==> design.v <==
module controller #(
    parameter [19:0] IDLE_CYCLES = 20'd351832    
)(
    input logic clk, 
    input logic rst, 
    output logic load_sreg, 
    output logic transmit_pixel, 
    output logic [5:0] pixel, 
    output logic [4:0] frame,
    output logic idle
);
    localparam TRANSMIT_FRAME       = 1'b0;
    localparam IDLE                 = 1'b1;
    localparam [2:0] READ_CH_VALS   = 3'b001;
    localparam [2:0] LOAD_SREG      = 3'b010;
    localparam [2:0] TRANSMIT_PIXEL = 3'b100;
    localparam [8:0] TRANSMIT_CYCLES    = 9'd360;        
    logic state;
    logic next_state;
    logic [2:0] transmit_phase;
    logic [2:0] next_transmit_phase;
    logic [5:0] pixel_counter;
    logic [4:0] frame_counter;
    logic [8:0] transmit_counter;
    logic [19:0] idle_counter;
    logic transmit_pixel_done;
    logic idle_done;
    assign transmit_pixel_done = (transmit_counter == TRANSMIT_CYCLES - 1);
    assign idle_done = (idle_counter == IDLE_CYCLES - 1);
    always_ff @(negedge clk) begin
        if (rst) begin
            state <= TRANSMIT_FRAME;
            transmit_phase <= READ_CH_VALS;
        end
        else begin
            state <= next_state;
            transmit_phase <= next_transmit_phase;
        end
    end
    always_comb begin
        next_state = 1'bx;
        unique case (state)
            TRANSMIT_FRAME:
                if ((pixel_counter == 6'd0) && (transmit_pixel_done))
                    next_state = IDLE;
                else
                    next_state = TRANSMIT_FRAME;
            IDLE:
                if (idle_done)
                    next_state = TRANSMIT_FRAME;
                else
                    next_state = IDLE;
        endcase
    end
    always_comb begin
        next_transmit_phase = READ_CH_VALS;
        if (state == TRANSMIT_FRAME) begin
            case (transmit_phase)
                READ_CH_VALS:
                    next_transmit_phase = LOAD_SREG;
                LOAD_SREG:
                    next_transmit_phase = TRANSMIT_PIXEL;
                TRANSMIT_PIXEL:
                    next_transmit_phase = transmit_pixel_done ? READ_CH_VALS : TRANSMIT_PIXEL;
            endcase
        end
    end
    always_ff @(negedge clk) begin
        if (rst) begin
            pixel_counter <= 6'd63;
        end
        else if ((state == TRANSMIT_FRAME) && transmit_pixel_done) begin
            pixel_counter <= pixel_counter - 1;
        end
    end
    always_ff @(negedge clk) begin
        if (rst) begin
            frame_counter <= 5'd0;
        end
        else if (idle_done) begin
            frame_counter <= frame_counter + 1;
        end
    end
    always_ff @(negedge clk) begin
        if (rst) begin
            transmit_counter <= 9'd0;
        end
        else if (transmit_phase == TRANSMIT_PIXEL) begin
            transmit_counter <= transmit_counter + 1;
        end
        else begin
            transmit_counter <= 9'd0;
        end
    end
    always_ff @(negedge clk) begin
        if (rst) begin
            idle_counter <= 20'd0;
        end
        else if (state == IDLE) begin
            idle_counter <= idle_counter + 1;
        end
        else begin
            idle_counter <= 20'd0;
        end
    end
    assign pixel = pixel_counter;
    assign frame = frame_counter;
    assign load_sreg = (transmit_phase == LOAD_SREG);
    assign transmit_pixel = (transmit_phase == TRANSMIT_PIXEL);
    assign idle = (state == IDLE);
endmodule
module ws2812b(
    input logic clk, 
    input logic rst, 
    input logic serial_in, 
    input logic transmit, 
    output logic ws2812b_out, 
    output logic shift
);
    localparam IDLE = 1'b0;
    localparam TRANSMITTING = 1'b1;
    localparam T0_CYCLE_COUNT = 4'd5;
    localparam T1_CYCLE_COUNT = 4'd10;
    localparam MAX_CYCLE_COUNT = 4'd15;
    logic state;
    logic [3:0] cycle_count;
    logic bit_being_sent;
    always_ff @(posedge clk) begin
        if (rst) begin
            state <= IDLE;
            cycle_count <= 4'd0;
            bit_being_sent <= 1'b0;
        end
        else unique case (state)
            IDLE:
                if (transmit == 1'b1) begin
                    state <= TRANSMITTING;
                    cycle_count <= 4'd0;
                    bit_being_sent <= serial_in;
                end
            TRANSMITTING:
                if (transmit == 1'b0) begin
                    state <= IDLE;
                end
                else if (cycle_count == MAX_CYCLE_COUNT - 1) begin
                    cycle_count <= 4'd0;
                    bit_being_sent <= serial_in;
                end
                else begin
                    cycle_count <= cycle_count + 1;
                end
        endcase
    end
    always_comb begin
        if (state == TRANSMITTING)
            if (bit_being_sent == 1'b0)
                ws2812b_out = (cycle_count < T0_CYCLE_COUNT);
            else
                ws2812b_out = (cycle_count < T1_CYCLE_COUNT);
        else
            ws2812b_out = 1'b0;
    end
    assign shift = (state == TRANSMITTING) && (cycle_count == 4'd0);
endmodule
module game_of_life (
    input logic clk,
    input logic update,
    input logic [63:0] current_bits,
    output logic [63:0] next_bits
);
    localparam num_rows = 8;
    localparam num_cols = 8;
    int idx;
    int neighbors;
    logic alive;
    int neighbor_row;
    int neighbor_col;
    int nidx;
    always_ff @(posedge clk) begin
        if (update) begin
            for (int row = 0; row < num_rows; row++) begin
                for (int col = 0; col < num_cols; col++) begin
                    idx = row * num_cols + col;
                    neighbors = 0;
                    for (int delta_row = -1; delta_row <= 1; delta_row++) begin
                        for (int delta_col = -1; delta_col <= 1; delta_col++) begin
                            if (!(delta_row == 0 && delta_col == 0)) begin
                                neighbor_row = (row + delta_row + num_rows) % num_rows;
                                neighbor_col = (col + delta_col + num_cols) % num_cols;
                                nidx = neighbor_row * num_cols + neighbor_col;
                                if (current_bits[nidx])
                                    neighbors = neighbors + 1;
                            end
                        end
                    end
                    alive = current_bits[idx];
                    if (alive) begin
                        if ((neighbors == 2) || (neighbors == 3))
                            next_bits[idx] <= 1'b1;
                        else
                            next_bits[idx] <= 1'b0;
                    end
                    else begin
                        if (neighbors == 3)
                            next_bits[idx] <= 1'b1;
                        else
                            next_bits[idx] <= 1'b0;
                    end
                end
            end
        end
    end
endmodule
module top(
    input logic clk,
    input logic rst,
    input logic [63:0] init_r,
    input logic [63:0] init_g,
    input logic [63:0] init_b,
    output logic _48b,
    output logic _45a
);
    logic [5:0] pixel;
    logic [4:0] frame;
    logic [10:0] address;
    logic [23:0] shift_reg;
    logic load_sreg;
    logic transmit_pixel;
    logic shift;
    logic ws2812b_out;
    logic ctrl_idle;
    localparam clock_rate = 12000000;
    assign address = { 5'd0, pixel };
    logic [7:0] frame_buffer_R [0:63];
    logic [7:0] frame_buffer_G [0:63];
    logic [7:0] frame_buffer_B [0:63];
    ws2812b u_ws (
        .clk                (clk),
        .rst                (rst),
        .serial_in          (shift_reg[23]),
        .transmit           (transmit_pixel),
        .ws2812b_out        (ws2812b_out),
        .shift              (shift)
    );
    controller #(
        .IDLE_CYCLES        (20'd1000)
    ) u_ctrl (
        .clk                (clk),
        .rst                (rst),
        .load_sreg          (load_sreg),
        .transmit_pixel     (transmit_pixel),
        .pixel              (pixel),
        .frame              (frame),
        .idle               (ctrl_idle)
    );
    localparam UPDATE_CYCLES = 30000;
    localparam logic [7:0] BRIGHTNESS = 8'h05;
    logic [63:0] frame_bits_R, frame_bits_G, frame_bits_B;
    logic [63:0] next_bits_R, next_bits_G, next_bits_B;
    logic auto_update_sig;
    always_comb begin
        for (int i = 0; i < 64; i++) begin
            frame_bits_R[i] = frame_buffer_R[i];
            frame_bits_G[i] = frame_buffer_G[i];
            frame_bits_B[i] = frame_buffer_B[i];
        end
    end
    game_of_life u_gol_R (
        .clk            (clk),
        .update         (auto_update_sig),
        .current_bits   (frame_bits_R),
        .next_bits      (next_bits_R)
    );
    game_of_life u_gol_G (
        .clk            (clk),
        .update         (auto_update_sig),
        .current_bits   (frame_bits_G),
        .next_bits      (next_bits_G)
    );
    game_of_life u_gol_B (
        .clk            (clk),
        .update         (auto_update_sig),
        .current_bits   (frame_bits_B),
        .next_bits      (next_bits_B)
    );
    logic [$clog2(clock_rate) - 1:0] copy_counter;
    logic update_pending;
    always_ff @(posedge clk) begin
        if (rst) begin
            copy_counter <= 0;
            auto_update_sig <= 1'b0;
            update_pending <= 1'b0;
            for (int i = 0; i < 64; i++) begin
                frame_buffer_R[i] <= init_r[i] ? BRIGHTNESS : 8'h00;
                frame_buffer_G[i] <= init_g[i] ? BRIGHTNESS : 8'h00;
                frame_buffer_B[i] <= init_b[i] ? BRIGHTNESS : 8'h00;
            end
        end
        else begin
            if (UPDATE_CYCLES != 0) begin
                if (copy_counter == UPDATE_CYCLES - 1) begin
                    copy_counter <= 0;
                    auto_update_sig <= 1'b1;
                    update_pending <= 1'b1;
                end else begin
                    copy_counter <= copy_counter + 1;
                    auto_update_sig <= 1'b0;
                end
            end else begin
                auto_update_sig <= 1'b0;
            end
            if (update_pending && ctrl_idle && !auto_update_sig) begin
                update_pending <= 1'b0;
                for (int i = 0; i < 64; i++) begin
                    frame_buffer_R[i] <= next_bits_R[i] ? BRIGHTNESS : 8'h00;
                    frame_buffer_G[i] <= next_bits_G[i] ? BRIGHTNESS : 8'h00;
                    frame_buffer_B[i] <= next_bits_B[i] ? BRIGHTNESS : 8'h00;
                end
            end
        end
    end
    always_ff @(posedge clk) begin
        if (rst) begin
            shift_reg <= 24'd0;
        end
        else if (load_sreg) begin
            shift_reg <= { frame_buffer_G[address], frame_buffer_R[address], frame_buffer_B[address] };
        end
        else if (shift) begin
            shift_reg <= { shift_reg[22:0], 1'b0 };
        end
    end
    assign _48b = ws2812b_out;
    assign _45a = ~ws2812b_out;
endmodule
==> run.sh <==
#!/bin/bash
# the make line also repeats each setting of config.mk as NAME=value (left out here)
make -C /OpenROAD-flow-scripts/flow DESIGN_CONFIG=/design/flow/config.mk WORK_HOME=/design/flow/orfs CLKGATE_MAP_FILE= finish
==> config.mk <==
export PLATFORM = sky130hd
export DESIGN_NAME = top
export DESIGN_NICKNAME = top
export VERILOG_FILES = /design/flow/design.v
export SDC_FILE = /design/flow/constraint.sdc
export NUM_CORES = 4
export LEC_CHECK = 0
export CAP_MARGIN = 5
export CORE_MARGIN = 2
export CORE_UTILIZATION = 72
export CTS_CLUSTER_SIZE = 14
export SETUP_SLACK_MARGIN = 0.67
export SLEW_MARGIN = 20
==> constraint.sdc <==
create_clock -name core_clock -period 5.07 [get_ports {clk}]
set_input_delay 1.0140 -clock core_clock [delete_from_list [all_inputs] [get_ports {clk}]]
set_output_delay 1.0140 -clock core_clock [all_outputs]
set_load 0.01 [all_outputs]
==> results of run 1 <==
## stage by stage
stage | instances | setup TNS, ns | utilization [%] | hold slack (ns)
2_1_floorplan | 12700 | -1446.23 | - | 0.406
3_3_place_gp | 14600 | -0.0232 | 77.3 | 0.417
3_5_place_dp | 14600 | -0.205 | 77.3 | 0.429
4_1_cts | 15100 | 0 | 82.9 | 0.444
5_1_grt | 15400 | -2.58 | 86.6 | 0.455
6_report | 15400 | -2.03 | 86.6 | 0.436
## metal layers
layer	up-vias	wire length (microns)	global-route usage [%]
li1	47500	-	-
met1	52000	133000	52.9
met2	8572	171000	73.9
met3	3087	52800	9.13
met4	38	36800	30.9
met5	-	350	0
## final cells by class
| type | count | area (sq um) |
|---|---|---|
| flip-flops and latches | 479 | 13500 |
| well taps | 1903 | 2380 |
| multi-input cells | 10900 | 91800 |
| clock inverters | 81 | 597 |
| repair buffers | 1318 | 11600 |
| clock buffers | 86 | 1890 |
| fillers | 7315 | 19200 |
| diodes | 15 | 37.5 |
| inverters | 621 | 2620 |
## timing repair
| item | CTS | global route |
|---|---|---|
| cloned | 8 | 5 |
| resized | 565 | 656 |
| setup endpoints to repair | 188 | 198 |
| pin swaps | 190 | 199 |
| setup buffers | 344 | 249 |
==> flow_summary.json, run 1 <==
{
  "netlist_instances": 12700,
  "yosysCellCount": 12700,
  "p_per_area_nw_per_um2": 310,
  "cts_tree": "built",
  "clk_path_buf_depth": 3,
  "seq_power_share_pct": 12.3,
  "slowest_stage": "nor4_1",
  "critPathMaxFanout": 5,
  "powerSeq_uw": 4750,
  "die_y_microns": 384,
  "end_kind": "flop",
  "synthesis.nets": 14300,
  "place_worst_setup_slack_ns": -0.0847,
  "ys.flops": 479,
  "die_area_sq_um": 147000,
  "maxPowerGroup": "combinational cells",
  "setup_viol": 7,
  "violations": "capacitance limit, slew limit, setup timing",
  "ys_types": 100,
  "layout.nets": 15000,
  "ys_sh_simple_pct": 21.4,
  "cts-root-buf": "clkbuf_16",
  "wire_per_inst_microns": 25.6,
  "p_leak_uw": 0.0520,
  "drv_slew": 5,
  "async_reset_ff_share_pct": 0,
  "cp_common_cell": "ha_4",
  "crit_chain": "buf_6 -> inv_6 -> ha_4 -> xor3_1 -> ha_1 -> nand2b_4 -> and2_4 -> ha_4 -> and2_4 -> a31o_4 -> ha_4 -> mux2i_4 -> inv_1 -> ha_2 -> inv_2 -> or3_4 -> a21oi_4 -> nor4_1 -> a2111o_1 -> a211oi_2",
  "clk_latency_ns": 0.74,
  "logic_family": "XOR/XNOR gates",
  "gp_congestion": 0.964,
  "clock-skew-final_ns": 0.0484,
  "timing.fmax_ghz": 0.159,
  "grt_pass1_wl_microns": 539000,
  "numCtsBuffers": 69,
  "rows": 139,
  "maxCapViolations": 2,
  "ant_nets": 0,
  "cts.sinks": 479,
  "status": "failed layout checks",
  "h-tree-depth": 3,
  "ir_drop_mv": 0.409,
  "hold-path-endpoint": "u_ctrl.transmit_phase[2]",
  "min_period_ns": 6.29,
  "finalWorstSetupSlack_ns": -1.22,
  "synth_seq_share_pct": 12.9,
  "fp.dieW_microns": 384,
  "hold_depth": 1,
  "track_usage_pct": 45.0,
  "grt_pass1_vias": 104000,
  "globalRoute.totalOverflow": 0,
  "top_cells_by_count": "1,613 x nand2_1, 1,352 x ha_1, 1,256 x xnor2_1",
  "ioPinCount": 196,
  "place_hpwl_microns": 244000,
  "adder_share_pct": 16.3,
  "cp-start-kind": "flop",
  "syn_to_final_growth_pct": 19.6,
  "cp-startpoint": "frame_buffer_B[38][0]",
  "synth.area.top_cells": "ha_1 16%, edfxtp_1 11%, xnor2_1 11%",
  "hold_buffers": 0,
  "compound_area_share_pct": 16.0,
  "power_frac_clock_pct": 14.2,
  "grt_max_degree": 86,
  "p_clk_uw": 5480,
  "clk_pin_slew_worst_paths_ns": 0.06,
  "crit_required_ns": 5.54,
  "drc": 0,
  "hold_path_startpoint": "u_ctrl.transmit_phase[0]",
  "antenna_found_initial": 28,
  "crit_buf_inv": 4,
  "warning_count": 266,
  "powerComb_uw": 28300,
  "max_stage_delay_ns": 1.89,
  "worstHoldPathType": "reg2reg",
  "crit_path_end": "u_gol_B.next_bits[47]",
  "critical_path_depth": 20,
  "arrival_ns": 6.76,
  "swShare_pct": 47.5,
  "drt_iter0_markers": 14000,
  "mux_share_pct": 6.04,
  "r2r_cells": 20,
  "rsz0062_at_grt": "yes",
  "path_delay_family": "simple AND/OR/NAND/NOR gates",
  "pwr-share-comb_pct": 73.4,
  "largest_area_cell": "ha_1",
  "io_buffers": 195,
  "ys_chip_area_sq_um": 104000,
  "fp_util_pct": 72.4,
  "finalCritPeriodShare_pct": 124,
  "internal_power_uw": 20200,
  "p_switching_uw": 18300,
  "slew_headroom_pct": -102,
  "vias_per_cell": 7.21,
  "r2r-end": "u_gol_B.next_bits[47]",
  "rrSetupSlack_ns": -1.22,
  "synthXorXnorAreaFrac_pct": 22.5,
  "ff_type": "edfxtp_1",
  "crit_type": "reg2reg",
  "routed_wl_microns": 394000,
  "route.vias.total": 111000,
  "edf_count": 384,
  "core_sq_um": 143000,
  "dpl_cell_area_sq_um": 111000,
  "stdcell_area_sq_um": 124000,
  "top_cell": "nand2_1",
  "design_power_total_uw": 38500,
  "yosysTopAreaCellShare_pct": 16.3,
  "worst_slew_pin_slew_ns": 3.00,
  "avgSynthCellArea_sq_um": 8.17,
  "r2r_start": "frame_buffer_B[38][0]",
  "syn-cell-area_sq_um": 104000,
  "hold_viol_final": 0,
  "drt_first_pass_iters": 13,
  "ys_warn_count": 7
}
==> run 2, diff against run 1 <==
- CAP_MARGIN: 5 -> 20
- CTS_CLUSTER_DIAMETER: default -> 45
- CTS_CLUSTER_SIZE: 14 -> 35
- PLACE_DENSITY_LB_ADDON: default -> 0.26
- SETUP_SLACK_MARGIN: 0.67 -> 0.9
- clock period: 5.07 -> 5.13 ns (I/O delays scaled with it)
==> flow_summary.json, run 2 <==
{
  "cts.sinks": 479,
  "error_line": "[ERROR GRT-0116] Global routing finished with congestion. Check the congestion regions in the DRC Viewer.",
  "yosysCellCount": 12700,
  "io_buffers": 195,
  "mux_share_pct": 6.04,
  "compound_area_share_pct": 16.0,
  "synth.area.top_cells": "ha_1 16%, edfxtp_1 11%, xnor2_1 11%",
  "ys_warn_count": 7,
  "track_usage_pct": 93.6,
  "ff_type": "edfxtp_1",
  "fp.dieW_microns": 384,
  "adder_share_pct": 16.3,
  "top_cell": "nand2_1",
  "top_cells_by_count": "1,613 x nand2_1, 1,352 x ha_1, 1,256 x xnor2_1",
  "ys_sh_simple_pct": 21.4,
  "numCtsBuffers": 119,
  "ioPinCount": 196,
  "synthesis.nets": 14300,
  "status": "did not finish",
  "fp_util_pct": 72.4,
  "avgSynthCellArea_sq_um": 8.17,
  "die_area_sq_um": 147000,
  "ys.flops": 479,
  "async_reset_ff_share_pct": 0,
  "place_hpwl_microns": 241000,
  "largest_area_cell": "ha_1",
  "rows": 139,
  "core_sq_um": 143000,
  "logic_family": "XOR/XNOR gates",
  "h-tree-depth": 3,
  "synthXorXnorAreaFrac_pct": 22.5,
  "dpl_cell_area_sq_um": 111000,
  "synth_seq_share_pct": 12.9,
  "ys_chip_area_sq_um": 104000,
  "yosysTopAreaCellShare_pct": 16.3,
  "edf_count": 384,
  "clk_path_buf_depth": 3,
  "netlist_instances": 12700,
  "cts-root-buf": "clkbuf_16",
  "haltStage": "global routing",
  "syn-cell-area_sq_um": 104000,
  "globalRoute.totalOverflow": 2827,
  "ys_types": 100,
  "die_y_microns": 384,
  "gp_congestion": 0.968
}
## run 2: what timing repair did
action,CTS
resized,2381
gates cloned,28
endpoints found under the setup margin,358
hold buffers,0
setup buffers,1217
pin swaps,821
## run 2: metal layers
| layer | track usage [%] | overflow |
|---|---|---|
| met2 | 104 | 1601 |
| met5 | 73.2 | 31 |
| met3 | 86.5 | 173 |
| met4 | 97.2 | 848 |
| met1 | 90.3 | 174 |
## run 2: per-stage QoR
| step | setup WS (ns) | std cells |
|---|---|---|
| 4_1_cts | 0.242 | 16100 |
| 2_1_floorplan | -7.46 | 12700 |
| 3_3_place_gp | 0.0894 | 14600 |
| 3_5_place_dp | 0.0700 | 14600 |
==> run 3, diff against run 2 <==
- CORE_UTILIZATION: 72 -> 59
- CTS_CLUSTER_DIAMETER: 45 -> default
- CTS_CLUSTER_SIZE: 35 -> default
- PLACE_DENSITY_LB_ADDON: 0.26 -> default
- SETUP_SLACK_MARGIN: 0.9 -> default
==> flow_summary.json, run 3 <==
{
  "status": "finished clean",
  "hold_viol_final": 0,
  "cts_tree": "built",
  "grt_max_degree": 79,
  "ff_type": "edfxtp_1",
  "crit_buf_inv": 4,
  "clk_latency_ns": 0.74,
  "routed_wl_microns": 324000,
  "cp-start-kind": "flop",
  "logic_family": "XOR/XNOR gates",
  "rows": 154,
  "crit_required_ns": 5.78,
  "clk_path_buf_depth": 3,
  "worst_slew_pin_slew_ns": 1.03,
  "synth.area.top_cells": "ha_1 16%, edfxtp_1 11%, xnor2_1 11%",
  "swShare_pct": 45.5,
  "ys_sh_simple_pct": 21.4,
  "finalWorstSetupSlack_ns": 0.105,
  "critPathMaxFanout": 11,
  "end_kind": "flop",
  "slowest_stage": "dfxtp_4",
  "critical_path_depth": 12,
  "use_met3_pct": 4.36,
  "async_reset_ff_share_pct": 0,
  "maxPowerGroup": "combinational cells",
  "cts-root-buf": "clkbuf_16",
  "largest_area_cell": "ha_1",
  "yosysCellCount": 12700,
  "core_sq_um": 176000,
  "rrSetupSlack_ns": 0.10,
  "maxCapViolations": 0,
  "ys_chip_area_sq_um": 104000,
  "cts.sinks": 479,
  "max_stage_delay_ns": 0.39,
  "drc": 0,
  "globalRoute.totalOverflow": 0,
  "ir_drop_mv": 0.277,
  "wire_per_inst_microns": 21.1,
  "p_leak_uw": 0.0483,
  "utilization_pct": 64.9,
  "drt_first_pass_iters": 8,
  "pwr-share-comb_pct": 68.5,
  "cp-startpoint": "u_ctrl.pixel_counter[1]",
  "use_met1_pct": 43.7,
  "hold_buffers": 0,
  "crit_path_end": "shift_reg[18]",
  "clock-skew-final_ns": 0.0275,
  "route.vias.total": 97300,
  "ys_types": 100,
  "io_buffers": 195,
  "powerSeq_uw": 4700,
  "met2_usage_pct": 59.3,
  "avgSynthCellArea_sq_um": 8.17,
  "arrival_ns": 5.67,
  "netlist_instances": 12700,
  "path_delay_family": "simple AND/OR/NAND/NOR gates",
  "grt_busiest_layer": "met2",
  "setup_viol": 0,
  "grt_pass1_vias": 94000,
  "layout.nets": 14500,
  "adder_share_pct": 16.3,
  "top_cells_by_count": "1,613 x nand2_1, 1,352 x ha_1, 1,256 x xnor2_1",
  "hold_path_startpoint": "u_ctrl.transmit_phase[0]",
  "worstHoldPathType": "reg2reg",
  "ys.flops": 479,
  "internal_power_uw": 17900,
  "yosysTopAreaCellShare_pct": 16.3,
  "powerComb_uw": 22600,
  "drv_slew": 0,
  "hold-path-endpoint": "u_ctrl.transmit_phase[2]",
  "ant_nets": 0,
  "syn_to_final_growth_pct": 9.65,
  "ioPinCount": 196,
  "ys_warn_count": 7,
  "fin_cells": 15400,
  "power_frac_clock_pct": 17.2,
  "mux_share_pct": 6.04,
  "gp_congestion": 0.924,
  "synthXorXnorAreaFrac_pct": 22.5,
  "fp.dieW_microns": 424,
  "synth_seq_share_pct": 12.9,
  "p_per_area_nw_per_um2": 289,
  "track_usage_pct": 34.7,
  "warning_count": 264,
  "r2r_cells": 12,
  "compound_area_share_pct": 16.0,
  "top_cell": "nand2_1",
  "die_area_sq_um": 180000,
  "dp_cells": 15100,
  "antenna_found_initial": 11,
  "place_hpwl_microns": 248000,
  "hold_depth": 1,
  "n_fill_cell": 14900,
  "vias_per_cell": 6.33,
  "r2r_start": "u_ctrl.pixel_counter[1]",
  "die_y_microns": 424,
  "p_switching_uw": 15000,
  "drt_iter0_markers": 7810,
  "crit_type": "reg2reg",
  "clk_pin_slew_worst_paths_ns": 0.06,
  "syn-cell-area_sq_um": 104000,
  "seq_power_share_pct": 14.3,
  "cp_common_cell": "buf_4",
  "hold_ws_ns": 0.417,
  "numCtsBuffers": 75,
  "grt_pass1_wl_microns": 505000,
  "synthesis.nets": 14300,
  "h-tree-depth": 3,
  "slew_headroom_pct": 31.5,
  "fin_tns_setup_ns": 0,
  "crit_chain": "inv_2 -> ha_2 -> buf_4 -> buf_4 -> nor2_1 -> o211ai_1 -> o211a_1 -> a211oi_2 -> nand3_1 -> nor4bb_1 -> buf_4 -> nor4_2",
  "p_clk_uw": 5670,
  "edf_count": 384,
  "r2r-end": "shift_reg[18]",
  "fp_util_pct": 59.2,
  "place_worst_setup_slack_ns": -0.119
}
-- run 3: area by class of cell --
| cell class | instances | area [sq um] | share of cell area [%] |
|---|---|---|---|
| tap | 2340 | 2930 | 2.57 |
| clock inverter | 90 | 667 | 0.585 |
| sequential | 479 | 13500 | 11.8 |
| multi-input combinational | 10900 | 85700 | 75.2 |
| timing repair buffer | 831 | 6890 | 6.05 |
| clock buffer | 89 | 1990 | 1.75 |
| antenna | 3 | 7.51 | 0.00659 |
| inverter | 621 | 2350 | 2.07 |
-- run 3: metal layers --
metal,vias to the layer above,part of all wire [%]
met3,759,6.2
met2,3158,47
met5,-,0.0071
met4,4,4.9
met1,46800,42
li1,46500,-
-- run 3: per-stage QoR --
stage	area (sq um)	total power, uW
6_report	114000	32900
5_1_grt	114000	35900
4_1_cts	113000	32700
3_5_place_dp	111000	26900
3_3_place_gp	111000	25700
2_1_floorplan	104000	22500
-- run 3: what timing repair did --
item | CTS | global route
gates resized | 9 | 56
setup buffers | 0 | 48
pin swaps | 0 | 8
setup endpoints to repair | 6 | 41
==> run 4, diff against run 3 <==
- CAP_MARGIN: 20 -> 5
- CORE_UTILIZATION: 59 -> 72
- CTS_CLUSTER_SIZE: default -> 14
- HOLD_SLACK_MARGIN: default -> 0.29
- clock period: 5.13 -> 4.87 ns (I/O delays scaled with it)
==> flow_summary.json, run 4 <==
{
  "antenna_found_initial": 19,
  "stdcell_area_sq_um": 116000,
  "status": "failed layout checks",
  "vias_per_cell": 6.75,
  "crit_path_end": "shift_reg[10]",
  "h-tree-depth": 3,
  "hold_depth": 2,
  "ys_sh_simple_pct": 21.4,
  "synthXorXnorAreaFrac_pct": 22.5,
  "dpl_cell_area_sq_um": 111000,
  "path_delay_family": "AND-OR/OR-AND gates",
  "cp-startpoint": "u_ctrl.pixel_counter[0]",
  "drc": 0,
  "io_buffers": 195,
  "hold_path_startpoint": "shift_reg[21]",
  "powerComb_uw": 25200,
  "route.vias.total": 102000,
  "maxCapViolations": 0,
  "rrSetupSlack_ns": -0.02,
  "crit_chain": "inv_4 -> ha_4 -> buf_6 -> a222oi_1 -> o22ai_1 -> a22o_1 -> a222oi_1 -> a41oi_2 -> o21bai_1",
  "clock-skew-final_ns": 0.0489,
  "ir_drop_mv": 0.343,
  "layout.nets": 14700,
  "worstHoldPathType": "reg2reg",
  "end_kind": "flop",
  "arrival_ns": 5.47,
  "worst_slew_pin_slew_ns": 1.07,
  "crit_buf_inv": 2,
  "globalRoute.totalOverflow": 0,
  "grt_pass1_wl_microns": 507000,
  "setup_viol": 2,
  "p_clk_uw": 5830,
  "syn_to_final_growth_pct": 11.8,
  "cp_common_cell": "a222oi_1",
  "die_area_sq_um": 147000,
  "routed_wl_microns": 331000,
  "clk_latency_ns": 0.73,
  "cp-start-kind": "flop",
  "clk_pin_slew_worst_paths_ns": 0.06,
  "crit_type": "reg2reg",
  "top_cells_by_count": "1,613 x nand2_1, 1,352 x ha_1, 1,256 x xnor2_1",
  "synth.area.top_cells": "ha_1 16%, edfxtp_1 11%, xnor2_1 11%",
  "pwr-share-comb_pct": 70.1,
  "drt_first_pass_iters": 9,
  "fp_util_pct": 72.4,
  "violations": "setup timing",
  "ys_chip_area_sq_um": 104000,
  "fin_tns_setup_ns": -0.0294,
  "place_worst_setup_slack_ns": -0.222,
  "gp_congestion": 0.971,
  "cts.sinks": 479,
  "ant_nets": 0,
  "core_sq_um": 143000,
  "slowest_stage": "a222oi_1",
  "hold_buffers": 0,
  "p_switching_uw": 16600,
  "syn-cell-area_sq_um": 104000,
  "ys_types": 100,
  "finalWorstSetupSlack_ns": -0.0164,
  "netlist_instances": 12700,
  "max_stage_delay_ns": 0.45,
  "cts-root-buf": "clkbuf_16",
  "r2r-end": "shift_reg[10]",
  "powerSeq_uw": 4930,
  "drv_slew": 0,
  "compound_area_share_pct": 16.0,
  "cts_tree": "built",
  "mux_share_pct": 6.04,
  "r2r_cells": 9,
  "p_per_area_nw_per_um2": 310,
  "top_cell": "nand2_1",
  "drt_iter0_markers": 9721,
  "slew_headroom_pct": 28.5,
  "place_hpwl_microns": 245000,
  "grt_max_degree": 109,
  "logic_family": "XOR/XNOR gates",
  "adder_share_pct": 16.3,
  "ys_warn_count": 7,
  "crit_required_ns": 5.45,
  "seq_power_share_pct": 13.7,
  "track_usage_pct": 42.2,
  "hold_viol_final": 0,
  "maxPowerGroup": "combinational cells",
  "warning_count": 271,
  "fp.dieW_microns": 384,
  "die_y_microns": 384,
  "yosysTopAreaCellShare_pct": 16.3,
  "n_fill_cell": 9344,
  "async_reset_ff_share_pct": 0,
  "power_frac_clock_pct": 16.2,
  "largest_area_cell": "ha_1",
  "ioPinCount": 196,
  "synth_seq_share_pct": 12.9,
  "numCtsBuffers": 72,
  "edf_count": 384,
  "wire_per_inst_microns": 21.9,
  "clk_path_buf_depth": 3,
  "ys.flops": 479,
  "synthesis.nets": 14300,
  "swShare_pct": 46.1,
  "rsz0062_at_grt": "yes",
  "yosysCellCount": 12700,
  "ff_type": "edfxtp_1",
  "rows": 139,
  "avgSynthCellArea_sq_um": 8.17,
  "p_leak_uw": 0.0493,
  "grt_pass1_vias": 98800,
  "critPathMaxFanout": 6,
  "r2r_start": "u_ctrl.pixel_counter[0]",
  "internal_power_uw": 19400,
  "critical_path_depth": 9,
  "hold-path-endpoint": "shift_reg[22]"
}
run 4: what timing repair did:
item	in CTS	in global routing
resized	24	389
buffers inserted	1	148
endpoints found under the setup margin	12	120
pin swaps	7	80
run 4: through the flow:
step / hold WS, ns / utilization, % / cells / total power, uW
global route: 0.458 / 81.0 / 15100 / 38800
global placement: 0.414 / 77.2 / 14800 / 27000
detailed placement: 0.424 / 77.2 / 14800 / 28600
CTS: 0.434 / 79.0 / 14900 / 34600
finish: 0.434 / 81.0 / 15100 / 36000
floorplan: 0.406 / - / 12700 / 23800
run 4: cell type report:
| cell class | count | area (sq um) | area share (%) |
|---|---|---|---|
| antenna | 7 | 17.5 | 0.0151 |
| clock buffer | 87 | 1950 | 1.67 |
| clock inverter | 83 | 634 | 0.546 |
| inverter | 621 | 2390 | 2.06 |
| multi-input combinational | 10900 | 87000 | 74.8 |
| sequential | 479 | 13500 | 11.6 |
| tap | 1903 | 2380 | 2.05 |
| timing repair buffer | 1008 | 8420 | 7.24 |
run 4: routing by layer:
layer | GRT usage, % | part of all wire (%) | up-vias | wire length (microns)
met5 | 0 | 0.034 | - | 112
met4 | 26.3 | 6.7 | 18 | 22200
met3 | 7.46 | 10 | 1322 | 33600
met2 | 69.8 | 45 | 5277 | 150000
met1 | 50.9 | 38 | 48400 | 125000
li1 | - | - | 46900 | -
==> run 5, diff against run 4 <==
- CTS_CLUSTER_SIZE: 14 -> default
- HOLD_SLACK_MARGIN: 0.29 -> default
- clock period: 4.87 -> 5.44 ns (I/O delays scaled with it)
==> flow_summary.json, run 5 <==
{
  "status": "finished clean",
  "ioPinCount": 196,
  "layout.nets": 14300,
  "max_stage_delay_ns": 0.39,
  "adder_share_pct": 16.3,
  "setup_viol": 0,
  "cts_tree": "built",
  "maxPowerGroup": "combinational cells",
  "compound_area_share_pct": 16.0,
  "drv_slew": 0,
  "drt_iter0_markers": 8689,
  "ff_type": "edfxtp_1",
  "p_switching_uw": 14300,
  "r2r_start": "u_ctrl.pixel_counter[0]",
  "warning_count": 268,
  "avgSynthCellArea_sq_um": 8.17,
  "clock-skew-final_ns": 0.0446,
  "worstHoldPathType": "reg2reg",
  "drt_first_pass_iters": 8,
  "hold_depth": 1,
  "r2r-end": "shift_reg[18]",
  "hold-path-endpoint": "u_ctrl.idle_counter[0]",
  "antenna_found_initial": 13,
  "rsz0062_at_grt": "no",
  "ys_types": 100,
  "yosysTopAreaCellShare_pct": 16.3,
  "mux_share_pct": 6.04,
  "io_buffers": 195,
  "crit_type": "reg2reg",
  "synth.area.top_cells": "ha_1 16%, edfxtp_1 11%, xnor2_1 11%",
  "syn-cell-area_sq_um": 104000,
  "cp-startpoint": "u_ctrl.pixel_counter[0]",
  "hold_path_startpoint": "u_ctrl.idle_counter[0]",
  "largest_area_cell": "ha_1",
  "synth_seq_share_pct": 12.9,
  "p_clk_uw": 5010,
  "ys.flops": 479,
  "powerSeq_uw": 4450,
  "crit_buf_inv": 3,
  "crit_path_end": "shift_reg[18]",
  "cp-start-kind": "flop",
  "rows": 139,
  "netlist_instances": 12700,
  "rrSetupSlack_ns": 0.12,
  "globalRoute.totalOverflow": 0,
  "top_cell": "nand2_1",
  "end_kind": "flop",
  "post_cts_buffers": 0,
  "fp.dieW_microns": 384,
  "design_power_total_uw": 30900,
  "pwr-share-comb_pct": 69.3,
  "syn_to_final_growth_pct": 7.25,
  "routed_wl_microns": 319000,
  "grt_max_degree": 101,
  "ant_nets": 0,
  "die_area_sq_um": 147000,
  "vias_per_cell": 6.75,
  "utilization_pct": 77.7,
  "slowest_stage": "a2111oi_1",
  "ys_warn_count": 7,
  "edf_count": 384,
  "logic_family": "XOR/XNOR gates",
  "clk_latency_ns": 0.74,
  "slew_headroom_pct": 24.9,
  "core_sq_um": 143000,
  "p_per_area_nw_per_um2": 277,
  "ir_drop_mv": 0.303,
  "ys_chip_area_sq_um": 104000,
  "seq_power_share_pct": 14.4,
  "clk_path_buf_depth": 3,
  "clk_pin_slew_worst_paths_ns": 0.06,
  "wire_per_inst_microns": 21.7,
  "numCtsBuffers": 70,
  "p_leak_uw": 0.0472,
  "grt_pass1_wl_microns": 499000,
  "gp_congestion": 0.958,
  "yosysCellCount": 12700,
  "h-tree-depth": 3,
  "path_delay_family": "simple AND/OR/NAND/NOR gates",
  "place_hpwl_microns": 239000,
  "crit_required_ns": 6.04,
  "cts.sinks": 479,
  "swShare_pct": 46.3,
  "die_y_microns": 384,
  "worst_slew_pin_slew_ns": 1.12,
  "fp_util_pct": 72.4,
  "async_reset_ff_share_pct": 0,
  "cts-root-buf": "clkbuf_16",
  "internal_power_uw": 16600,
  "crit_chain": "inv_1 -> ha_2 -> buf_12 -> mux2_2 -> a22oi_1 -> nor2_1 -> a2111oi_1 -> buf_4 -> nand3_1 -> nor4bb_1 -> nor4_1",
  "arrival_ns": 5.92,
  "route.vias.total": 99300,
  "track_usage_pct": 41.5,
  "power_frac_clock_pct": 16.2,
  "critical_path_depth": 11,
  "synthXorXnorAreaFrac_pct": 22.5,
  "maxCapViolations": 0,
  "critPathMaxFanout": 19,
  "r2r_cells": 11,
  "ys_sh_simple_pct": 21.4,
  "top_cells_by_count": "1,613 x nand2_1, 1,352 x ha_1, 1,256 x xnor2_1",
  "synthesis.nets": 14300,
  "grt_pass1_vias": 97600,
  "hold_viol_final": 0,
  "drc": 0,
  "powerComb_uw": 21400
}
run 5: metrics by stage:
| step | hold slack (ns) | instance area (sq um) | setup slack [ns] | setup TNS, ns | cells |
|---|---|---|---|---|---|
| floorplan | 0.406 | 104000 | -7.31 | -1410.53 | 12700 |
| global placement | 0.418 | 109000 | -0.0513 | -0.162 | 14500 |
| detailed placement | 0.429 | 109000 | -0.0659 | -0.199 | 14500 |
| CTS | 0.444 | 111000 | 0.00682 | 0 | 14700 |
| global route | 0.465 | 111000 | 0.00488 | 0 | 14700 |
| finish | 0.447 | 111000 | 0.123 | 0 | 14700 |
run 5: area by class of cell:
class                           count  area [sq um]
Multi-Input combinational cell  10900         85500
Fill cell                       10200         32000
Sequential cell                   479         13400
Timing Repair Buffer              623          5310
Tap cell                         1903          2380
Inverter                          621          2330
Clock buffer                       85          1890
Clock inverter                     81           613
Antenna cell                        3          7.51
run 5: layer usage:
metal,GRT usage (%),vias to the layer above,routed length [microns]
met5,0,-,77
met4,25.4,10,21100
met3,6.72,1230,30400
met2,69.5,4906,145000
met1,49.8,47000,122000
li1,-,46100,-
run 5: repair_timing:
item	CTS	global route
hold buffers	0	0
pin swaps	0	2
setup endpoints to repair	4	11
hold endpoints to repair	0	0
gates resized	4	14
==> run 6, diff against run 5 <==
- CTS_CLUSTER_DIAMETER: default -> 381
- CTS_CLUSTER_SIZE: default -> 15
- HOLD_SLACK_MARGIN: default -> -0.08
- SETUP_SLACK_MARGIN: default -> -0.47
- clock period: 5.44 -> 4.8 ns (I/O delays scaled with it)
==> flow_summary.json, run 6 <==
{
  "status": "failed layout checks",
  "violations": "setup timing",
  "yosysTopAreaCellShare_pct": 16.3,
  "die_area_sq_um": 147000,
  "drt_iter0_markers": 8943,
  "largest_area_cell": "ha_1",
  "antenna_found_initial": 23,
  "rrSetupSlack_ns": -0.27,
  "cts.sinks": 479,
  "layout.nets": 14500,
  "adder_share_pct": 16.3,
  "r2r_cells": 12,
  "crit_chain": "buf_4 -> ha_1 -> buf_4 -> buf_4 -> nor3b_1 -> a31oi_1 -> o221ai_1 -> a2111oi_1 -> buf_4 -> nand4_1 -> a41oi_1 -> o21bai_1",
  "edf_count": 384,
  "netlist_instances": 12700,
  "ant_nets": 0,
  "yosysCellCount": 12700,
  "r2r-end": "shift_reg[8]",
  "ff_type": "edfxtp_1",
  "power_frac_clock_pct": 11.7,
  "die_y_microns": 384,
  "p_per_area_nw_per_um2": 297,
  "worst_slew_pin_slew_ns": 1.07,
  "clk_pin_slew_worst_paths_ns": 0.07,
  "drt_first_pass_iters": 10,
  "numCtsBuffers": 37,
  "maxCapViolations": 0,
  "warning_count": 267,
  "syn_to_final_growth_pct": 8.18,
  "compound_area_share_pct": 16.0,
  "ir_drop_mv": 0.284,
  "grt_pass1_wl_microns": 502000,
  "syn-cell-area_sq_um": 104000,
  "crit_type": "reg2reg",
  "powerSeq_uw": 5000,
  "cp-start-kind": "flop",
  "synthesis.nets": 14300,
  "dpl_cell_area_sq_um": 111000,
  "synth.area.top_cells": "ha_1 16%, edfxtp_1 11%, xnor2_1 11%",
  "mux_share_pct": 6.04,
  "track_usage_pct": 41.8,
  "logic_family": "XOR/XNOR gates",
  "seq_power_share_pct": 15.0,
  "vias_per_cell": 6.71,
  "hold_viol_final": 0,
  "hold_depth": 1,
  "rows": 139,
  "worstHoldPathType": "reg2reg",
  "slowest_stage": "a2111oi_1",
  "async_reset_ff_share_pct": 0,
  "place_hpwl_microns": 245000,
  "core_sq_um": 143000,
  "route.vias.total": 100000,
  "stdcell_area_sq_um": 112000,
  "powerComb_uw": 24500,
  "ioPinCount": 196,
  "drv_slew": 0,
  "grt_pass1_vias": 98400,
  "crit_buf_inv": 4,
  "setup_viol": 24,
  "crit_path_end": "shift_reg[8]",
  "fin_tns_setup_ns": -2.46,
  "h-tree-depth": 2,
  "p_clk_uw": 3900,
  "ys_sh_simple_pct": 21.4,
  "globalRoute.totalOverflow": 0,
  "internal_power_uw": 17700,
  "ys_warn_count": 7,
  "hold-path-endpoint": "u_ctrl.transmit_phase[2]",
  "wire_per_inst_microns": 21.4,
  "fp.dieW_microns": 384,
  "clk_latency_ns": 0.68,
  "drc": 0,
  "ys_types": 100,
  "hold_buffers": 0,
  "gp_congestion": 0.962,
  "max_stage_delay_ns": 0.32,
  "critical_path_depth": 12,
  "top_cell": "nand2_1",
  "synthXorXnorAreaFrac_pct": 22.5,
  "swShare_pct": 46.9,
  "r2r_start": "u_ctrl.pixel_counter[0]",
  "io_buffers": 195,
  "crit_required_ns": 5.40,
  "cts-root-buf": "clkbuf_16",
  "clk_path_buf_depth": 3,
  "finalWorstSetupSlack_ns": -0.271,
  "routed_wl_microns": 320000,
  "p_switching_uw": 15700,
  "clock-skew-final_ns": 0.0360,
  "cp-startpoint": "u_ctrl.pixel_counter[0]",
  "end_kind": "flop",
  "hold_path_startpoint": "u_ctrl.transmit_phase[0]",
  "avgSynthCellArea_sq_um": 8.17,
  "cp_common_cell": "buf_4",
  "fp_util_pct": 72.4,
  "cts_tree": "built",
  "ys.flops": 479,
  "slew_headroom_pct": 28.9,
  "grt_max_degree": 111,
  "arrival_ns": 5.68,
  "top_cells_by_count": "1,613 x nand2_1, 1,352 x ha_1, 1,256 x xnor2_1",
  "critPathMaxFanout": 10,
  "maxPowerGroup": "combinational cells",
  "ys_chip_area_sq_um": 104000,
  "design_power_total_uw": 33400,
  "p_leak_uw": 0.0480,
  "synth_seq_share_pct": 12.9,
  "pwr-share-comb_pct": 73.3,
  "path_delay_family": "AND-OR/OR-AND gates"
}
==> run 6: what timing repair did <==
| action | 4_1_cts | 5_1_grt |
|---|---|---|
| resized | 0 | 9 |
| setup endpoints to repair | 0 | 10 |
| buffers inserted | 0 | 2 |
==> run 6: cell type report <==
class | instances | area, sq um
clock buffers | 42 | 1020
clock inverters | 49 | 368
diodes | 6 | 15.0
multi-input cells | 10900 | 85400
repair buffers | 900 | 7420
well taps | 1903 | 2380
fillers | 10100 | 31100
flip-flops and latches | 479 | 13400
inverters | 621 | 2330
==> run 6: layer usage <==
| layer | track usage [%] | up-vias | part of all wire, % |
|---|---|---|---|
| met2 | 69.2 | 4731 | 45 |
| met1 | 50.3 | 47500 | 38 |
| met3 | 6.58 | 1266 | 9.6 |
| met4 | 27.3 | 24 | 7.1 |
| li1 | - | 46500 | - |
| met5 | 0 | - | 0.049 |
==> run 6: metrics by stage <==
step | setup WS, ns | util [%] | std cells | hold WS (ns)
2_1_floorplan | -7.63 | - | 12700 | 0.406
3_3_place_gp | -0.406 | 77.4 | 14800 | 0.415
3_5_place_dp | -0.422 | 77.4 | 14800 | 0.418
4_1_cts | -0.444 | 78.3 | 14900 | 0.421
5_1_grt | -0.472 | 78.3 | 14900 | 0.447
6_report | -0.271 | 78.4 | 14900 | 0.414
==> run 7, diff against run 6 <==
- CAP_MARGIN: 5 -> 0
- CTS_CLUSTER_DIAMETER: 381 -> 397
- CTS_CLUSTER_SIZE: 15 -> default
- HOLD_SLACK_MARGIN: -0.08 -> default
- SETUP_SLACK_MARGIN: -0.47 -> 1.83
- clock period: 4.8 -> 6.11 ns (I/O delays scaled with it)
==> flow_summary.json, run 7 <==
{
  "error_line": "[ERROR GRT-0116] Global routing finished with congestion. Check the congestion regions in the DRC Viewer.",
  "ys_warn_count": 7,
  "rows": 139,
  "globalRoute.totalOverflow": 1008,
  "syn-cell-area_sq_um": 104000,
  "fp.dieW_microns": 384,
  "synthXorXnorAreaFrac_pct": 22.5,
  "synth_seq_share_pct": 12.9,
  "status": "did not finish",
  "top_cells_by_count": "1,613 x nand2_1, 1,352 x ha_1, 1,256 x xnor2_1",
  "edf_count": 384,
  "ys_sh_simple_pct": 21.4,
  "ys_types": 100,
  "ff_type": "edfxtp_1",
  "dp_cells": 14400,
  "synthesis.nets": 14300,
  "top_cell": "nand2_1",
  "numCtsBuffers": 74,
  "avgSynthCellArea_sq_um": 8.17,
  "h-tree-depth": 3,
  "dpl_cell_area_sq_um": 109000,
  "io_buffers": 195,
  "track_usage_pct": 83.0,
  "mux_share_pct": 6.04,
  "logic_family": "XOR/XNOR gates",
  "largest_area_cell": "ha_1",
  "place_hpwl_microns": 233000,
  "ys.flops": 479,
  "die_y_microns": 384,
  "fp_util_pct": 72.4,
  "die_area_sq_um": 147000,
  "synth.area.top_cells": "ha_1 16%, edfxtp_1 11%, xnor2_1 11%",
  "core_sq_um": 143000,
  "ioPinCount": 196,
  "compound_area_share_pct": 16.0,
  "adder_share_pct": 16.3,
  "cts.sinks": 479,
  "clk_path_buf_depth": 3,
  "async_reset_ff_share_pct": 0,
  "cts-root-buf": "clkbuf_16",
  "yosysCellCount": 12700,
  "ys_chip_area_sq_um": 104000,
  "netlist_instances": 12700,
  "gp_congestion": 0.941,
  "yosysTopAreaCellShare_pct": 16.3,
  "haltStage": "global routing"
}
==> run 7: metal layers <==
metal  global-route usage (%)  overflow
met5                     37.5         0
met4                     88.8       476
met3                     67.2        20
met2                     99.2       502
met1                     81.0        10
==> run 7: stage by stage <==
step	power, uW	setup WS, ns
floorplan	19300	-6.97
global placement	21600	0.312
detailed placement	22800	0.289
CTS	32500	0.644
==> run 7: repair_timing <==
| item | 4_1_cts |
|---|---|
| cloned | 118 |
| gates resized | 2508 |
| hold buffers | 0 |
| setup buffers | 1349 |
| setup endpoints to repair | 392 |
| pin swaps | 757 |
==> run 8, diff against run 7 <==
- CAP_MARGIN: 0 -> 35
- CORE_ASPECT_RATIO: default -> 0.98
- CTS_CLUSTER_DIAMETER: 397 -> 60
- CTS_CLUSTER_SIZE: default -> 13
- HOLD_SLACK_MARGIN: default -> 0.29
- PLACE_DENSITY_LB_ADDON: default -> 0.29
- SETUP_SLACK_MARGIN: 1.83 -> -0.02
- clock period: 6.11 -> 4.8 ns (I/O delays scaled with it)
==> flow_summary.json, run 8 <==
{
  "drt_first_pass_iters": 10,
  "ys_chip_area_sq_um": 104000,
  "cts_tree": "built",
  "finalWorstSetupSlack_ns": -0.174,
  "hold_path_startpoint": "u_ctrl.transmit_phase[0]",
  "wire_per_inst_microns": 22.8,
  "place_hpwl_microns": 244000,
  "compound_area_share_pct": 16.0,
  "r2r-end": "u_gol_B.next_bits[8]",
  "hold_depth": 1,
  "clk_pin_slew_worst_paths_ns": 0.07,
  "yosysTopAreaCellShare_pct": 16.3,
  "pwr-share-comb_pct": 68.5,
  "track_usage_pct": 42.6,
  "crit_required_ns": 5.33,
  "critPathMaxFanout": 5,
  "synthXorXnorAreaFrac_pct": 22.5,
  "ioPinCount": 196,
  "min_period_ns": 4.97,
  "route.vias.total": 106000,
  "vias_per_cell": 6.98,
  "clk_latency_ns": 0.76,
  "fp.dieW_microns": 388,
  "cts.sinks": 479,
  "cp_common_cell": "ha_1",
  "worstHoldPathType": "reg2reg",
  "ys.flops": 479,
  "p_clk_uw": 7150,
  "h-tree-depth": 3,
  "place_worst_setup_slack_ns": -0.183,
  "path_delay_family": "adder cells",
  "warning_count": 268,
  "cp-startpoint": "frame_buffer_B[7][0]",
  "p_per_area_nw_per_um2": 327,
  "clk_path_buf_depth": 3,
  "powerComb_uw": 26400,
  "drv_slew": 0,
  "cp-start-kind": "flop",
  "globalRoute.totalOverflow": 0,
  "internal_power_uw": 20800,
  "core_sq_um": 144000,
  "cts-root-buf": "clkbuf_16",
  "critical_path_depth": 19,
  "p_switching_uw": 17700,
  "ff_type": "edfxtp_1",
  "power_frac_clock_pct": 18.6,
  "setup_viol": 12,
  "clock-skew-final_ns": 0.0327,
  "crit_buf_inv": 1,
  "mux_share_pct": 6.04,
  "edf_count": 384,
  "rsz0062_at_grt": "yes",
  "synth.area.top_cells": "ha_1 16%, edfxtp_1 11%, xnor2_1 11%",
  "io_buffers": 195,
  "fin_tns_setup_ns": -0.837,
  "slowest_stage": "edfxtp_1",
  "hold_viol_final": 0,
  "top_cell": "nand2_1",
  "ys_warn_count": 7,
  "synth_seq_share_pct": 12.9,
  "adder_share_pct": 16.3,
  "status": "failed layout checks",
  "ant_nets": 0,
  "ir_drop_mv": 0.364,
  "yosysCellCount": 12700,
  "crit_path_end": "u_gol_B.next_bits[8]",
  "r2r_start": "frame_buffer_B[7][0]",
  "drc": 0,
  "timing.fmax_ghz": 0.201,
  "hold-path-endpoint": "u_ctrl.transmit_phase[2]",
  "swShare_pct": 46.0,
  "ys_types": 100,
  "r2r_cells": 19,
  "syn_to_final_growth_pct": 13.2,
  "violations": "setup timing",
  "p_leak_uw": 0.0500,
  "seq_power_share_pct": 13.0,
  "die_y_microns": 380,
  "rows": 138,
  "max_stage_delay_ns": 0.61,
  "crit_type": "reg2reg",
  "antenna_found_initial": 16,
  "layout.nets": 14700,
  "syn-cell-area_sq_um": 104000,
  "grt_max_degree": 109,
  "maxCapViolations": 0,
  "top_cells_by_count": "1,613 x nand2_1, 1,352 x ha_1, 1,256 x xnor2_1",
  "async_reset_ff_share_pct": 0,
  "gp_congestion": 1.03,
  "slew_headroom_pct": 34.1,
  "grt_pass1_vias": 103000,
  "finalCritPeriodShare_pct": 104,
  "grt_pass1_wl_microns": 518000,
  "routed_wl_microns": 346000,
  "end_kind": "flop",
  "largest_area_cell": "ha_1",
  "die_area_sq_um": 147000,
  "logic_family": "XOR/XNOR gates",
  "rrSetupSlack_ns": -0.17,
  "dp_cells": 14700,
  "ys_sh_simple_pct": 21.4,
  "maxPowerGroup": "combinational cells",
  "arrival_ns": 5.50,
  "powerSeq_uw": 5000,
  "worst_slew_pin_slew_ns": 0.988,
  "synthesis.nets": 14300,
  "crit_chain": "inv_1 -> ha_1 -> xor2_1 -> ha_1 -> nand2_1 -> o31ai_1 -> ha_1 -> nor2_1 -> nor2_1 -> ha_1 -> nand2_1 -> o31ai_1 -> ha_1 -> mux2_2 -> ha_1 -> nand2_1 -> a211oi_1 -> a311oi_1 -> nor4b_1",
  "numCtsBuffers": 88,
  "hold_ws_ns": 0.443,
  "fp_util_pct": 72.3,
  "drt_iter0_markers": 12700,
  "avgSynthCellArea_sq_um": 8.17,
  "netlist_instances": 12700,
  "fin_cells": 15200
}
-- run 8: layout make-up --
| class | instances | area (sq um) |
|---|---|---|
| multi-input cells | 10900 | 87300 |
| fillers | 8517 | 26200 |
| flip-flops and latches | 479 | 13500 |
| repair buffers | 1047 | 8840 |
| well taps | 1890 | 2360 |
| inverters | 621 | 2360 |
| clock buffers | 98 | 2280 |
| clock inverters | 106 | 1000 |
| diodes | 10 | 25.0 |
-- run 8: metrics by stage --
stage | total power (uW) | instance area [sq um] | utilization [%]
after floorplan | 24100 | 104000 | -
final | 38500 | 118000 | 81.8
after global placement | 27200 | 111000 | 76.9
after global routing | 41200 | 118000 | 81.8
after CTS | 36500 | 114000 | 79.3
after detailed placement | 29200 | 111000 | 76.9
-- run 8: repair_timing --
item | CTS | global route
setup buffers | 4 | 199
hold buffers | 0 | 0
pin swaps | 12 | 102
hold endpoints to repair | 0 | 0
cloned | 0 | 2
endpoints found under the setup margin | 15 | 133
resized | 29 | 465
-- run 8: per-layer routing --
metal | vias up | global-route usage, % | wire [microns]
li1 | 47000 | - | -
met1 | 49300 | 49.6 | 119000
met2 | 7200 | 69.1 | 152000
met3 | 2316 | 10.1 | 44900
met4 | 10 | 29.9 | 29500
met5 | - | 0 | 66
==> run 9, diff against run 8 <==
- CAP_MARGIN: 35 -> 5
- CORE_ASPECT_RATIO: 0.98 -> default
- CTS_CLUSTER_DIAMETER: 60 -> default
- CTS_CLUSTER_SIZE: 13 -> 14
- PLACE_DENSITY_LB_ADDON: 0.29 -> default
- SETUP_SLACK_MARGIN: -0.02 -> -0.37
==> flow_summary.json, run 9 <==
{
  "logic_family": "XOR/XNOR gates",
  "clk_latency_ns": 0.74,
  "globalRoute.totalOverflow": 0,
  "adder_share_pct": 16.3,
  "synth.area.top_cells": "ha_1 16%, edfxtp_1 11%, xnor2_1 11%",
  "ys_chip_area_sq_um": 104000,
  "ys.flops": 479,
  "critical_path_depth": 10,
  "maxCapViolations": 0,
  "ant_nets": 0,
  "synthesis.nets": 14300,
  "mux_share_pct": 6.04,
  "clk_path_buf_depth": 3,
  "rows": 139,
  "internal_power_uw": 19500,
  "top_cell": "nand2_1",
  "dr_wl_met2_microns": 148000,
  "cts_tree": "built",
  "met1_length_microns": 122000,
  "arrival_ns": 5.68,
  "grt_pass1_vias": 98100,
  "p_leak_uw": 0.0486,
  "routed_wl_microns": 324000,
  "ioPinCount": 196,
  "rrSetupSlack_ns": -0.32,
  "warning_count": 265,
  "syn_to_final_growth_pct": 9.48,
  "r2r_cells": 10,
  "synth_seq_share_pct": 12.9,
  "fin_cells": 15000,
  "yosysTopAreaCellShare_pct": 16.3,
  "pwr-share-comb_pct": 68.8,
  "core_sq_um": 143000,
  "fin_tns_setup_ns": -2.80,
  "cp-startpoint": "u_ctrl.pixel_counter[1]",
  "cts.sinks": 479,
  "crit_chain": "inv_1 -> ha_1 -> nor2b_1 -> o21ai_0 -> a311oi_1 -> a21oi_1 -> buf_4 -> nand4_1 -> a41oi_2 -> o21bai_1",
  "rsz0062_at_grt": "yes",
  "ys_types": 100,
  "path_delay_family": "AND-OR/OR-AND gates",
  "cp-start-kind": "flop",
  "p_per_area_nw_per_um2": 315,
  "cts-root-buf": "clkbuf_16",
  "clk_pin_slew_worst_paths_ns": 0.06,
  "top_cells_by_count": "1,613 x nand2_1, 1,352 x ha_1, 1,256 x xnor2_1",
  "vias_per_cell": 6.72,
  "critPathMaxFanout": 5,
  "fp_util_pct": 72.4,
  "wire_per_inst_microns": 21.6,
  "worst_slew_pin_slew_ns": 0.963,
  "clock-skew-final_ns": 0.0578,
  "drt_first_pass_iters": 9,
  "io_buffers": 195,
  "layout.nets": 14600,
  "die_area_sq_um": 147000,
  "avgSynthCellArea_sq_um": 8.17,
  "dp_cells": 14800,
  "hold_path_startpoint": "u_ctrl.transmit_phase[0]",
  "numCtsBuffers": 70,
  "synthXorXnorAreaFrac_pct": 22.5,
  "h-tree-depth": 3,
  "p_switching_uw": 16400,
  "r2r-end": "shift_reg[8]",
  "highest_layer": "met5",
  "syn-cell-area_sq_um": 104000,
  "powerComb_uw": 24700,
  "largest_area_cell": "ha_1",
  "async_reset_ff_share_pct": 0,
  "dpl_cell_area_sq_um": 111000,
  "netlist_instances": 12700,
  "grt_pass1_wl_microns": 504000,
  "crit_buf_inv": 2,
  "powerSeq_uw": 5010,
  "r2r_start": "u_ctrl.pixel_counter[1]",
  "hold_depth": 1,
  "swShare_pct": 45.7,
  "slowest_stage": "nor2b_1",
  "maxPowerGroup": "combinational cells",
  "compound_area_share_pct": 16.0,
  "track_usage_pct": 42.0,
  "fp.dieW_microns": 384,
  "hold-path-endpoint": "u_ctrl.transmit_phase[2]",
  "end_kind": "flop",
  "edf_count": 384,
  "antenna_found_initial": 13,
  "hold_viol_final": 0,
  "ir_drop_mv": 0.358,
  "drt_iter0_markers": 9379,
  "crit_type": "reg2reg",
  "route.vias.total": 101000,
  "status": "failed layout checks",
  "power_frac_clock_pct": 17.2,
  "die_y_microns": 384,
  "max_stage_delay_ns": 0.56,
  "drv_slew": 0,
  "violations": "setup timing",
  "wl_met3_microns": 32600,
  "stdcell_area_sq_um": 114000,
  "slew_headroom_pct": 35.8,
  "setup_viol": 25,
  "worstHoldPathType": "reg2reg",
  "finalWorstSetupSlack_ns": -0.318,
  "yosysCellCount": 12700,
  "crit_required_ns": 5.36,
  "ys_sh_simple_pct": 21.4,
  "drc": 0,
  "ys_warn_count": 7,
  "grt_max_degree": 94,
  "ff_type": "edfxtp_1",
  "p_clk_uw": 6170,
  "crit_path_end": "shift_reg[8]",
  "gp_congestion": 0.955,
  "place_hpwl_microns": 244000,
  "seq_power_share_pct": 14.0
}
==> run 9: area by class of cell <==
cell class                      instances  area [sq um]
Multi-Input combinational cell      10900         85500
Sequential cell                       479         13400
Antenna cell                            9          22.5
Inverter                              621          2330
Tap cell                             1903          2380
Clock buffer                           82          1860
Timing Repair Buffer                  893          7350
Clock inverter                         86           860
Fill cell                            9989         29700
==> run 9: timing repair <==
item,CTS,global route
endpoints found under the setup margin,3,16
hold buffers,0,0
cloned,0,0
buffers inserted,0,7
gates resized,3,25
pin swaps,0,9
==> run 9: per-stage QoR <==
| step | util, % | hold slack (ns) | setup slack, ns | power [uW] |
|---|---|---|---|---|
| 2_1_floorplan | - | 0.406 | -7.63 | 24100 |
| 3_3_place_gp | 77.3 | 0.411 | -0.325 | 27400 |
| 3_5_place_dp | 77.3 | 0.433 | -0.382 | 29000 |
| 4_1_cts | 79.2 | 0.440 | -0.344 | 35400 |
| 5_1_grt | 79.3 | 0.450 | -0.490 | 38700 |
| 6_report | 79.3 | 0.448 | -0.318 | 35800 |
==> run 9: routing by layer <==
layer  vias up  global-route usage (%)
met2      5111                    70.2
li1      46600                       -
met1     47700                    50.3
met4         6                    26.2
met5         -                       0
met3      1292                    7.15
==> run 10, diff against run 9 <==
- CTS_CLUSTER_SIZE: 14 -> 15
- HOLD_SLACK_MARGIN: 0.29 -> default
- SETUP_SLACK_MARGIN: -0.37 -> 0.7
- clock period: 4.8 -> 5.1 ns (I/O delays scaled with it)
==> flow_summary.json, run 10 <==
{
  "status": "failed layout checks",
  "violations": "capacitance limit, slew limit, setup timing",
  "crit_buf_inv": 2,
  "crit_required_ns": 5.62,
  "cts_tree": "built",
  "p_clk_uw": 5690,
  "p_per_area_nw_per_um2": 309,
  "utilization_pct": 86.4,
  "ys_types": 100,
  "timing.fmax_ghz": 0.178,
  "critical_path_depth": 22,
  "rows": 139,
  "die_y_microns": 384,
  "finalCritPeriodShare_pct": 110,
  "fp_util_pct": 72.4,
  "avgSynthCellArea_sq_um": 8.17,
  "hold_depth": 1,
  "fp.dieW_microns": 384,
  "wire_per_inst_microns": 25.4,
  "internal_power_uw": 20200,
  "setup_viol": 6,
  "compound_area_share_pct": 16.0,
  "powerSeq_uw": 4710,
  "routed_wl_microns": 391000,
  "r2r-end": "u_gol_G.next_bits[30]",
  "rsz0062_at_grt": "yes",
  "rrSetupSlack_ns": -0.51,
  "clock-skew-final_ns": 0.0681,
  "grt_pass1_wl_microns": 536000,
  "logic_family": "XOR/XNOR gates",
  "synth_seq_share_pct": 12.9,
  "hold_path_startpoint": "u_ctrl.transmit_phase[0]",
  "use_met1_pct": 53.3,
  "h-tree-depth": 3,
  "synthXorXnorAreaFrac_pct": 22.5,
  "finalWorstSetupSlack_ns": -0.510,
  "async_reset_ff_share_pct": 0,
  "io_buffers": 195,
  "path_delay_family": "simple AND/OR/NAND/NOR gates",
  "design_power_total_uw": 38300,
  "syn-cell-area_sq_um": 104000,
  "numCtsBuffers": 70,
  "min_period_ns": 5.61,
  "dpl_cell_area_sq_um": 111000,
  "hold_viol_final": 0,
  "arrival_ns": 6.13,
  "place_hpwl_microns": 241000,
  "mux_share_pct": 6.04,
  "hold-path-endpoint": "u_ctrl.transmit_phase[2]",
  "clk_path_buf_depth": 3,
  "yosysCellCount": 12700,
  "worstHoldPathType": "reg2reg",
  "ys_warn_count": 7,
  "cp-start-kind": "flop",
  "r2r_cells": 22,
  "clk_latency_ns": 0.75,
  "ioPinCount": 196,
  "grt_busiest_layer": "met2",
  "core_sq_um": 143000,
  "ir_drop_mv": 0.384,
  "stdcell_area_sq_um": 124000,
  "worst_slew_pin_slew_ns": 1.95,
  "grt_pass1_vias": 103000,
  "cts.sinks": 479,
  "p_switching_uw": 18100,
  "drc": 0,
  "end_kind": "flop",
  "vias_per_cell": 7.16,
  "cts-root-buf": "clkbuf_16",
  "fin_cells": 15400,
  "crit_chain": "buf_6 -> ha_2 -> nor2b_2 -> or2_4 -> ha_1 -> nand2b_4 -> o31ai_4 -> inv_2 -> ha_4 -> nand2_4 -> o21ai_2 -> ha_1 -> nand2b_4 -> nor2b_4 -> ha_4 -> nand2_4 -> o21ai_4 -> ha_4 -> nand2_1 -> nand2_1 -> o31ai_1 -> a211oi_2",
  "grt_max_degree": 102,
  "warning_count": 270,
  "globalRoute.totalOverflow": 0,
  "place_worst_setup_slack_ns": -0.126,
  "maxCapViolations": 1,
  "adder_share_pct": 16.3,
  "critPathMaxFanout": 4,
  "pwr-share-comb_pct": 72.8,
  "crit_type": "reg2reg",
  "drt_first_pass_iters": 15,
  "top_cells_by_count": "1,613 x nand2_1, 1,352 x ha_1, 1,256 x xnor2_1",
  "use_met3_pct": 8.37,
  "crit_path_end": "u_gol_G.next_bits[30]",
  "drt_iter0_markers": 14600,
  "slew_headroom_pct": -30.9,
  "swShare_pct": 47.3,
  "p_leak_uw": 0.0518,
  "die_area_sq_um": 147000,
  "synth.area.top_cells": "ha_1 16%, edfxtp_1 11%, xnor2_1 11%",
  "powerComb_uw": 27900,
  "clk_pin_slew_worst_paths_ns": 0.06,
  "cp-startpoint": "frame_buffer_G[22][0]",
  "netlist_instances": 12700,
  "max_stage_delay_ns": 0.66,
  "ff_type": "edfxtp_1",
  "ys.flops": 479,
  "r2r_start": "frame_buffer_G[22][0]",
  "route.vias.total": 110000,
  "seq_power_share_pct": 12.3,
  "maxPowerGroup": "combinational cells",
  "gp_congestion": 0.959,
  "synthesis.nets": 14300,
  "ys_sh_simple_pct": 21.4,
  "layout.nets": 15000,
  "yosysTopAreaCellShare_pct": 16.3,
  "drv_slew": 5,
  "dp_cells": 14600,
  "cp_common_cell": "ha_4",
  "antenna_found_initial": 35,
  "power_frac_clock_pct": 14.9,
  "largest_area_cell": "ha_1",
  "ant_nets": 0,
  "top_cell": "nand2_1",
  "syn_to_final_growth_pct": 19.3,
  "edf_count": 384,
  "track_usage_pct": 44.9,
  "ys_chip_area_sq_um": 104000,
  "slowest_stage": "nor2b_2",
  "met2_usage_pct": 73.3
}
==> run 10: final cells by class <==
cell class | instances | area [sq um]
Multi-Input combinational cell | 10900 | 91700
Fill cell | 7346 | 19500
Sequential cell | 479 | 13500
Timing Repair Buffer | 1284 | 11200
Inverter | 621 | 2640
Tap cell | 1903 | 2380
Clock buffer | 82 | 1830
Clock inverter | 87 | 751
Antenna cell | 27 | 67.6
==> run 10: metrics by stage <==
step / TNS (ns) / hold slack (ns)
floorplan: -1443.34 / 0.406
global route: -2.24 / 0.464
finish: -1.33 / 0.431
global placement: -0.308 / 0.409
CTS: 0 / 0.435
detailed placement: -0.507 / 0.431
==> run 10: what timing repair did <==
action / CTS / global route
cloned: 4 / 1
resized: 561 / 645
endpoints found under the setup margin: 188 / 198
buffers inserted: 342 / 257
hold buffers: 0 / 0
pin swaps: 189 / 201
endpoints found under the hold margin: 0 / 0
==> run 10: metal layers <==
layer	up-vias	part of all wire, %
met5	-	0.12
met4	34	9.4
met3	3106	13
met2	8410	43
met1	51200	34
li1	47500	-
No activity file was given, so power comes from the tool's default toggle rates.
